Setup of S:
==> flow/design.v (excerpt) <==
module GameModeEazy(
input wire clk,
input wire rst,
input wire load,
input wire [63:0] load_board,
input wire [3:0]btn,
input wire [3:0]mode,
output wire [63:0] num,
output wire [15:0] judge
    );
reg [63:0] num_reg; 
reg [63:0] num_reg_last;
reg [3:0]position_reg;
reg [1:0]count;
assign num = num_reg;
judge m0(.num(num),.judge(judge));
always @ (posedge clk)
if (rst) begin
	num_reg = 64'b0001000000000000000000000000000000000000000000000000000000010000;
	count = 2'b00;
end
else if (load) begin
	num_reg = load_board;
end
else if (mode==4'b0011) begin
	if (count==2'b11) count=2'b00; else count=count+1'b1;
	num_reg_last=num_reg;
		if (btn[0]==1)
		begin		
			if (num_reg[3:0]==4'b0000)
				begin
					num_reg[3:0]=num_reg[19:16];
					num_reg[19:16]=4'b0000;
				end
			if (num_reg[7:4]==4'b0000)
				begin
					num_reg[7:4]=num_reg[23:20];
					num_reg[23:20]=4'b0000;
				end	
			if (num_reg[11:8]==4'b0000)
				begin
					num_reg[11:8]=num_reg[27:24];
					num_reg[27:24]=4'b0000;
				end	
			if (num_reg[15:12]==4'b0000)
				begin
					num_reg[15:12]=num_reg[31:28];
					num_reg[31:28]=4'b0000;
				end	
			if (num_reg[19:16]==4'b0000)
				begin
					num_reg[19:16]=num_reg[35:32];
					num_reg[35:32]=4'b0000;
				end
			if (num_reg[23:20]==4'b0000)
				begin
					num_reg[23:20]=num_reg[39:36];
					num_reg[39:36]=4'b0000;
				end	
			if (num_reg[27:24]==4'b0000)
				begin
					num_reg[27:24]=num_reg[43:40];
					num_reg[43:40]=4'b0000;
				end	
			if (num_reg[31:28]==4'b0000)
				begin
					num_reg[31:28]=num_reg[47:44];
  ...
==> flow/config.mk <==
export PLATFORM = sky130hd
export DESIGN_NAME = GameModeEazy
export DESIGN_NICKNAME = GameModeEazy
export VERILOG_FILES = /design/flow/design.v
export SDC_FILE = /design/flow/constraint.sdc
export NUM_CORES = 4
export LEC_CHECK = 0
export CAP_MARGIN = 20
export CELL_PAD_IN_SITES_DETAIL_PLACEMENT = 0
export CORE_MARGIN = 2
export CORE_UTILIZATION = 50
export GPL_ROUTABILITY_DRIVEN = 1
export MAX_ROUTING_LAYER = met5
export PLACE_DENSITY_LB_ADDON = 0.2
export SETUP_SLACK_MARGIN = 5.0
export SLEW_MARGIN = 15
==> flow/constraint.sdc <==
create_clock -name core_clock -period 31.7 [get_ports {clk}]
set_input_delay 6.3400 -clock core_clock [delete_from_list [all_inputs] [get_ports {clk}]]
set_output_delay 6.3400 -clock core_clock [all_outputs]
set_load 0.01 [all_outputs]
run.sh (not shown) runs the stock make flow with config.mk's settings and CLKGATE_MAP_FILE=.
S: no failed stages, no open violations at the end
--- input diff S..T ---
Settings: a deleted PLACE_DENSITY_LB_ADDON that had been 0.2; a deleted SETUP_SLACK_MARGIN that had been 5.0; a deleted MAX_ROUTING_LAYER that had been met5; a deleted CELL_PAD_IN_SITES_DETAIL_PLACEMENT that had been 0; a change of SLEW_MARGIN from 15 to 20; a change of the clock period (ns, I/O delays scaled along) from 31.7 to 24.2.
- T had finished all stages when the layout checks came back failing, citing setup timing.
- Compared with S, in T via count of the first global-routing pass rose by 5492; first-pass GRT wire length shows an increase of 2.9%.
- Compared S against T; clock network contribution to total cell area within noise.

---

GameModeEazy again, from the RTL that the note above started with.
clock: 13.4 ns
lec_check: 0
cap_margin: 20
core_margin: 2
core_utilization: 72
cts_cluster_size: 93
gpl_routability_driven: 1
place_density_lb_addon: 0.22
setup_slack_margin: 3.36
slew_margin: 20
The baseline failed in 3_5_place_dp on DPL-0038.
Change:
CORE_UTILIZATION = 58   (was 72)
CTS_CLUSTER_SIZE = unset   (was 93)
PLACE_DENSITY_LB_ADDON = unset   (was 0.22)
SETUP_SLACK_MARGIN = unset   (was 3.36)
clock period = 21.8 ns   (was 13.4 ns; I/O delays follow)
The new run stopped in 5_1_grt.
Synthesized cell count stays the same.
Area after synthesis is unchanged.
Die size goes up by about 24%.
Change:
CORE_UTILIZATION = 30   (was 58)
clock period = 27.6 ns   (was 21.8 ns; I/O delays follow)
Now the flow finished clean.
Die area rises by 92%.
Synthesized area does not change.
Synthesized cell count is unchanged.
Change:
CORE_UTILIZATION = 72   (was 30)
PLACE_DENSITY_LB_ADDON = 0.22   (was unset)
clock period = 13.4 ns   (was 27.6 ns; I/O delays follow)
=>
- The new run did not get past 3_5_place_dp (DPL-0038)
- area after synthesis does not change
- die size decreases by 58%
- synthesized cell count is unchanged
